// cpu_core
module cpu_core(
    input clk,
    input rst,
	 output [5:0] pc_out,
	 input [15:0] instr_out,
	 input [15:0] mem_Data_in,
	 output mem_wr,
	 output mem_rd,
	 output [15:0] reg_Data_2,
	 output [5:0] data_mem_address
    );
	 wire [5:0] pc_target;
	 Program_Counter pc(clk,	rst,		pc_target,		pc_out);
	 wire  [5:0] pc_next;
	 assign pc_next = pc_out + 1;
	 wire [3:0] opcode,		reg_Rs,		reg_Rt,		reg_Rd;
	 wire [15:0] imm_offset;
	 wire [5:0] j_offset;
	 wire [3:0] jeq_offset;
	 wire [7:0] li_offset;
	 assign opcode 		=		instr_out	[15:12];
	 assign reg_Rd 		=		instr_out	[11:8];
	 assign reg_Rs 		=		instr_out	[7:4];
	 assign reg_Rt 		=		instr_out	[3:0];
	 assign imm_offset 	=		instr_out	[3:0]; 
	 assign li_offset		=		instr_out	[7:0];
	 assign j_offset 		=		instr_out	[5:0];
	 assign jeq_offset   = 		instr_out	[11:8];
	 reg [3:0] reg_Rd_mxd;
	 wire reg_dest;
	 wire [15:0] reg_write_Data, reg_Data_1, reg_Write_D, reg_Write_s1, reg_Write_s2;
	 always @(reg_dest or reg_Rd or reg_Rt) begin
		case(reg_dest)
			1'b0 : reg_Rd_mxd  = reg_Rd;
			1'b1 : reg_Rd_mxd  = reg_Rt;
		endcase
	 end
  ...
For scale: roughly 260 flip-flops, about 64 I/O pins, ~23000 um^2 of cells after synthesis.
Settings: LEC_CHECK=0, ABC_AREA=1, CAP_MARGIN=20, CORE_MARGIN=2, CORE_UTILIZATION=70, CTS_CLUSTER_DIAMETER=259, CTS_CLUSTER_SIZE=32, HOLD_SLACK_MARGIN=0.29, SETUP_SLACK_MARGIN=-0.68, SLEW_MARGIN=20; clock period 7.38 ns.
run.sh (not shown) runs the stock make flow with config.mk's settings and CLKGATE_MAP_FILE=.
The first run ended with an error in global routing.
Rerun with:
--- a/flow/config.mk
+++ b/flow/config.mk
@@ -11,5 +11,3 @@
-export CORE_UTILIZATION = 70
-export CTS_CLUSTER_DIAMETER = 259
-export CTS_CLUSTER_SIZE = 32
-export HOLD_SLACK_MARGIN = 0.29
-export SETUP_SLACK_MARGIN = -0.68
+export CORE_UTILIZATION = 69
+export CTS_CLUSTER_SIZE = 99
+export PLACE_DENSITY = 0.37
@@ -16,0 +15 @@
+export TNS_END_PERCENT = 10
==> flow/constraint.sdc (replaced) <==
create_clock -name core_clock -period 9.14 [get_ports {clk}]
set_input_delay 1.8280 -clock core_clock [delete_from_list [all_inputs] [get_ports {clk}]]
set_output_delay 1.8280 -clock core_clock [all_outputs]
set_load 0.01 [all_outputs]
The changed run finished but fails on negative setup slack; die area goes up by 1.4%; area after synthesis is unchanged; synthesized cell count does not change.
Rerun with:
--- a/flow/config.mk
+++ b/flow/config.mk
@@ -8 +7,0 @@
-export ABC_AREA = 1
@@ -11,3 +10 @@
-export CORE_UTILIZATION = 69
-export CTS_CLUSTER_SIZE = 99
-export PLACE_DENSITY = 0.37
+export CORE_UTILIZATION = 26
@@ -15 +11,0 @@
-export TNS_END_PERCENT = 10
==> flow/constraint.sdc (replaced) <==
create_clock -name core_clock -period 10.9 [get_ports {clk}]
set_input_delay 2.1800 -clock core_clock [delete_from_list [all_inputs] [get_ports {clk}]]
set_output_delay 2.1800 -clock core_clock [all_outputs]
set_load 0.01 [all_outputs]
The new run passed the timing, design-rule and antenna checks.
Setup slack is better by 0.36 ns.
Critical path depth fell by 13.
Wire length climbs by about 5%.
Worst hold slack improved by 0.0088 ns.
Power shrinks by 6.5%.
Count of clock-buffer cells in the layout went up by 6.
Register-to-register slack is better by 1.2 ns.
Design area drops by about 4.6%.
Rerun with:
--- a/flow/config.mk
+++ b/flow/config.mk
@@ -10 +10,2 @@
-export CORE_UTILIZATION = 26
+export CORE_UTILIZATION = 64
+export SETUP_SLACK_MARGIN = 2.12
==> flow/constraint.sdc (replaced) <==
create_clock -name core_clock -period 8.03 [get_ports {clk}]
set_input_delay 1.6060 -clock core_clock [delete_from_list [all_inputs] [get_ports {clk}]]
set_output_delay 1.6060 -clock core_clock [all_outputs]
set_load 0.01 [all_outputs]
Outcome:
- This time the run stopped in global routing on GRT-0232
- synthesized area does not change
- die area decreases by 59%
- synthesized cell count does not change
Rerun with:
--- a/flow/config.mk
+++ b/flow/config.mk
@@ -10,2 +10,3 @@
-export CORE_UTILIZATION = 64
-export SETUP_SLACK_MARGIN = 2.12
+export CORE_UTILIZATION = 68
+export CTS_CLUSTER_DIAMETER = 29
+export SETUP_SLACK_MARGIN = -0.55
==> flow/constraint.sdc (replaced) <==
create_clock -name core_clock -period 7.47 [get_ports {clk}]
set_input_delay 1.4940 -clock core_clock [delete_from_list [all_inputs] [get_ports {clk}]]
set_output_delay 1.4940 -clock core_clock [all_outputs]
set_load 0.01 [all_outputs]
Effect:
- The new run stopped in global routing with GRT-0232
- die area is lower by 5.8%
- area after synthesis stays the same
- synthesized cell count does not change

== v33 ==
cpu_core again, from the RTL that the note above started with.
clock: 7.07 ns
lec_check: 0
cap_margin: 20
core_margin: 2
core_utilization: 68
cts_cluster_diameter: 29
max_routing_layer: met4
setup_slack_margin: 0.23
slew_margin: 20
The flow ended early for v33: it failed with a tool error in global routing.
--- input diff v33..v58 ---
- CORE_UTILIZATION changed from 68 to 9
- CTS_CLUSTER_DIAMETER removed (was 29)
- MAX_ROUTING_LAYER removed (was met4)
- SETUP_SLACK_MARGIN removed (was 0.23)
- the clock period (ns, I/O delays scaled along) changed from 7.07 to 16.8
==> comparison <==
- v58 -> v33: flip-flop and latch count after synthesis delta 0, exact match
- Compared with v33, v58 shows a lower number of H-tree branching levels.
- From v33 to v58, cell area after synthesis did not move at all.
- v33 → v58: initial core utilization lost 60 points; die area picked up an extra about 600%; number of resized instances in the post-cts repair step lost 243; area figure in the yosys stat output neither gained nor lost much; width of the die picked up an extra 170%.
- v58 -> v33: number of top-level design ports delta 0, exact match
- Die extent in y: v58 higher than v33
- Status: v33 FAILED at global routing (tool error)
- v58 completed; timing, DRC and antenna clean
#### Input delta (v48 over v58)
- CTS_CLUSTER_DIAMETER newly set to 201
- SETUP_SLACK_MARGIN newly set to -0.56
- CTS_CLUSTER_SIZE newly set to 31
- CORE_UTILIZATION changed from 9 to 72
- the clock period (ns, I/O delays scaled along) changed from 16.8 to 7.51
--- outcome ---
v48 got as far as global routing, where a tool error ended the run.
From v58 to v48, area reported by Yosys stat did not move at all.
Going from v58 to v48, instance count after placement with tap cells included shrank by more than a quarter.
Diff v58 -> v48: number of buffers created by CTS down 18; die area down 0.22 mm2; number of cell instances after yosys synthesis flat; area of the core region down 88%.
Here is what was changed in the inputs of v23 compared with v48.
- setting TNS_END_PERCENT to 5 for the first time
- changing CTS_CLUSTER_DIAMETER from 201 to 141
- removing CTS_CLUSTER_SIZE (formerly 31)
- changing CORE_UTILIZATION from 72 to 70
- changing the clock period (ns, I/O delays scaled along) from 7.51 to 7.83
==> comparison <==
- Nothing crashed in v23 and all stages finished; the problem is that the final layout failed, the offending checks being setup timing.
- Floorplan check, v23 vs v48: die outline larger in v23
- Between v23 and v48, the difference in post-synthesis instance area is negligible.
- v23 gives more number of buffers created by CTS than v48 did.
- v23 vs. v48: final estimated routing congestion in global placement now larger; detailed placer's ending HPWL did not really move; instance area at placement about even; x dimension of the die increased 1.4%; chip area estimate from yosys synthesis level.

Starting RTL as in the previous note.
Settings: LEC_CHECK=0, ABC_AREA=1, CAP_MARGIN=20, CORE_MARGIN=2, CORE_UTILIZATION=72, CTS_CLUSTER_DIAMETER=374, CTS_CLUSTER_SIZE=99, SETUP_SLACK_MARGIN=0.87, SLEW_MARGIN=20; clock period 6.43 ns.
The first run stopped in clock tree synthesis (4_1_cts).
Next try:
Settings changed: ABC_AREA 1 to default, CORE_UTILIZATION 72 to 40, CTS_CLUSTER_DIAMETER 374 to default, CTS_CLUSTER_SIZE 99 to default, SETUP_SLACK_MARGIN 0.87 to default.
Clock period 6.43 ns to 10.9 ns, I/O delays scaled along.
=> The new run completed with no timing, DRC or antenna violations; synthesized cell count is lower by 27%; area after synthesis is lower by 1.4%; die size climbs by 76%.
Next try:
Settings changed: GPL_TIMING_DRIVEN from default to 0, HOLD_SLACK_MARGIN from default to 0.05, PLACE_DENSITY_LB_ADDON from default to 0.08.
Clock period 10.9 ns to 11.0 ns, I/O delays scaled along.
Effect:
- With this change the flow finished but failed the layout checks on setup timing
- clock-buffer cell count increases by 7
- total power rises by a few percent
- global-route usage came out higher by 6.4 points
- clock skew barely changes
- cell area rises slightly
- synthesized area is unchanged
- cell count came out higher slightly
Next try:
Settings changed: CORE_UTILIZATION 40 to 69, CTS_CLUSTER_DIAMETER from default to 29, GPL_TIMING_DRIVEN 0 to default, HOLD_SLACK_MARGIN 0.05 to default, MAX_ROUTING_LAYER from default to met4, PLACE_DENSITY_LB_ADDON 0.08 to default, SETUP_SLACK_MARGIN from default to 0.23.
Clock period 11.0 ns to 7.07 ns, I/O delays scaled along.
The new run ended with an error in global routing (5_1_grt), error GRT-0116.
Synthesized area stays the same.
Die area went down by well over a third.
Synthesized cell count stays the same.
Next try:
Settings changed: CORE_UTILIZATION 69 to 65, CTS_CLUSTER_DIAMETER 29 to default, MAX_ROUTING_LAYER met4 to default, SETUP_SLACK_MARGIN 0.23 to -0.56.
Clock period 7.07 ns to 8.67 ns, I/O delays scaled along.
Result: The changed run completed, yet does not pass: setup timing. Die size went up by a few percent. Synthesized cell count does not change. Area after synthesis is unchanged.

cpu_core again, from the RTL that the note above started with.
==> flow/design.v (excerpt) <==
module cpu_core(
    input clk,
    input rst,
	 output [5:0] pc_out,
	 input [15:0] instr_out,
	 input [15:0] mem_Data_in,
	 output mem_wr,
	 output mem_rd,
	 output [15:0] reg_Data_2,
	 output [5:0] data_mem_address
    );
	 wire [5:0] pc_target;
	 Program_Counter pc(clk,	rst,		pc_target,		pc_out);
	 wire  [5:0] pc_next;
	 assign pc_next = pc_out + 1;
	 wire [3:0] opcode,		reg_Rs,		reg_Rt,		reg_Rd;
	 wire [15:0] imm_offset;
	 wire [5:0] j_offset;
	 wire [3:0] jeq_offset;
	 wire [7:0] li_offset;
	 assign opcode 		=		instr_out	[15:12];
	 assign reg_Rd 		=		instr_out	[11:8];
	 assign reg_Rs 		=		instr_out	[7:4];
	 assign reg_Rt 		=		instr_out	[3:0];
	 assign imm_offset 	=		instr_out	[3:0]; 
	 assign li_offset		=		instr_out	[7:0];
	 assign j_offset 		=		instr_out	[5:0];
	 assign jeq_offset   = 		instr_out	[11:8];
	 reg [3:0] reg_Rd_mxd;
	 wire reg_dest;
	 wire [15:0] reg_write_Data, reg_Data_1, reg_Write_D, reg_Write_s1, reg_Write_s2;
	 always @(reg_dest or reg_Rd or reg_Rt) begin
		case(reg_dest)
			1'b0 : reg_Rd_mxd  = reg_Rd;
			1'b1 : reg_Rd_mxd  = reg_Rt;
		endcase
	 end
	 Register_File_main reg_file (clk,		rst,		reg_Rs,		reg_Rt,		reg_Rd_mxd,		reg_wr,		reg_Write_D,		reg_Data_1,		reg_Data_2);
	 wire [2:0] alu_op;
	 wire alu_src, op_jump, op_jeq, op_jr, op_cmp, op_mov, op_li, m2r;
	 Control_Unit cu(opcode,		alu_op,		reg_wr,		reg_dest,		alu_src,		op_jump,		op_jeq,		op_jr,	op_cmp,	op_mov,	op_li, 	mem_rd,		mem_wr,		m2r);
	 wire z_flag, agb, bga;
	 reg [15:0] imm_offset_se;
	 always @ (imm_offset) begin
		if(imm_offset[3] == 0) begin
			imm_offset_se <= {12'b000000000000,imm_offset};		 
			end
			else begin 
				imm_offset_se <= {12'b111111111111,imm_offset};	 
			end
	end
	 wire [15:0] alu_Out;
	 assign data_mem_address = alu_Out[5:0];
	 wire [15:0] alu_src_2;
  ...
Settings: LEC_CHECK=0, ABC_AREA=1, CAP_MARGIN=20, CORE_ASPECT_RATIO=0.5, CORE_MARGIN=2, CORE_UTILIZATION=64, CTS_CLUSTER_DIAMETER=372, CTS_CLUSTER_SIZE=99, PLACE_DENSITY=0.38, SETUP_SLACK_MARGIN=1.23, SLEW_MARGIN=20; clock period 6.43 ns.
The first run never finished: it broke off in global routing.
Edit:
- CORE_ASPECT_RATIO: 0.5 -> unset
- CORE_UTILIZATION: 64 -> 59
- CTS_CLUSTER_DIAMETER: 372 -> unset
- CTS_CLUSTER_SIZE: 99 -> unset
- PLACE_DENSITY: 0.38 -> unset
- SETUP_SLACK_MARGIN: 1.23 -> unset
- clock period: 6.43 -> 6.77 ns (I/O delays scaled with it)
Result:
- The changed run aborted during global routing
- die size increases by a little under a tenth
- area after synthesis stays the same
- synthesized cell count is unchanged
Edit:
- CORE_UTILIZATION: 59 -> 64
- CTS_CLUSTER_DIAMETER: unset -> 372
- CTS_CLUSTER_SIZE: unset -> 99
- SETUP_SLACK_MARGIN: unset -> 0.87
- clock period: 6.77 -> 6.43 ns (I/O delays scaled with it)
Outcome:
- The new run stopped in global routing on GRT-0116
- die size went down by about 8%
- synthesized cell count stays the same
- synthesized area does not change
Edit:
- ABC_AREA: 1 -> unset
- CORE_UTILIZATION: 64 -> 65
- CTS_CLUSTER_DIAMETER: 372 -> unset
- CTS_CLUSTER_SIZE: 99 -> unset
- SETUP_SLACK_MARGIN: 0.87 -> 0.23
- clock period: 6.43 -> 7.07 ns (I/O delays scaled with it)
The changed run never finished: it broke off in global routing.
Die size fell by 2.8%.
Synthesized area fell by 1.4%.
Synthesized cell count fell by about 27%.

## the previous run
cpu_core again, from the RTL that the note above started with.
==> flow/design.v (excerpt) <==
module cpu_core(
    input clk,
    input rst,
	 output [5:0] pc_out,
	 input [15:0] instr_out,
	 input [15:0] mem_Data_in,
	 output mem_wr,
	 output mem_rd,
	 output [15:0] reg_Data_2,
	 output [5:0] data_mem_address
    );
export LEC_CHECK = 0
export CAP_MARGIN = 20
export CORE_MARGIN = 2
export CORE_UTILIZATION = 67
export CTS_CLUSTER_DIAMETER = 30
export MAX_ROUTING_LAYER = met4
export SETUP_SLACK_MARGIN = 0.23
export SLEW_MARGIN = 20
create_clock -name core_clock -period 7.07 [get_ports {clk}]
5_1_grt: the previous run exited with error
Input-level comparison between the current run and the previous run:
- CTS_CLUSTER_DIAMETER changed from 30 to 29
The current run terminated abnormally: 5_1_grt reported GRT-0116.
Comparing the previous run against the current run, there is no change at all in count of state elements after synthesis.
Diff the current run..the previous run | H-tree depth | unchanged
The current run against the previous run: TritonCTS buffer count went up 2; number of setup buffers added after CTS now sits higher.

v6:
Starting RTL as in the previous note.
make LEC_CHECK=0 ABC_AREA=1 CAP_MARGIN=20 CELL_PAD_IN_SITES_GLOBAL_PLACEMENT=1 CORE_MARGIN=7 CORE_UTILIZATION=40 CTS_CLUSTER_DIAMETER=219 GPL_ROUTABILITY_DRIVEN=0 GPL_TIMING_DRIVEN=0 HOLD_SLACK_MARGIN=0.05 MAX_ROUTING_LAYER=met5 MIN_ROUTING_LAYER=met2 PLACE_DENSITY_LB_ADDON=0.08 SETUP_SLACK_MARGIN=2.05 SLEW_MARGIN=25 TNS_END_PERCENT=25 finish   # period 8.75 ns
Stage in which a tool error killed v6: 5_1_grt.
[inputs] v7 vs v6
- MAX_ROUTING_LAYER: met5 -> met4
- TNS_END_PERCENT: 25 -> unset
- HOLD_SLACK_MARGIN: 0.05 -> unset
- PLACE_DENSITY_LB_ADDON: 0.08 -> 0.11
- CTS_CLUSTER_SIZE: unset -> 31
- CTS_CLUSTER_DIAMETER: 219 -> 99
- MIN_ROUTING_LAYER: met2 -> unset
- SLEW_MARGIN: 25 -> 20
- CELL_PAD_IN_SITES_GLOBAL_PLACEMENT: 1 -> unset
- SETUP_SLACK_MARGIN: 2.05 -> unset
- GPL_TIMING_DRIVEN: 0 -> unset
- CORE_UTILIZATION: 40 -> 71
- CORE_MARGIN: 7 -> 2
- the clock period (ns, I/O delays scaled along): 8.75 -> 7.05
Results
v7 vs v6, core utilization at floorplan went up by 31 points.
Compare v6 and v7 | die area lower: v7
Compare v6 and v7 | number of post-CTS setup repair buffers lower: v7
v7 terminated abnormally: 5_1_grt reported GRT-0116.
Diff v6 -> v7 | standard-cell row count | down by more than 10%
Looking only at number of resized instances in the post-cts repair step, and setting everything else aside, the higher value of v6 and v7 goes to v6.
Power is estimated from default activity; no workload was simulated.
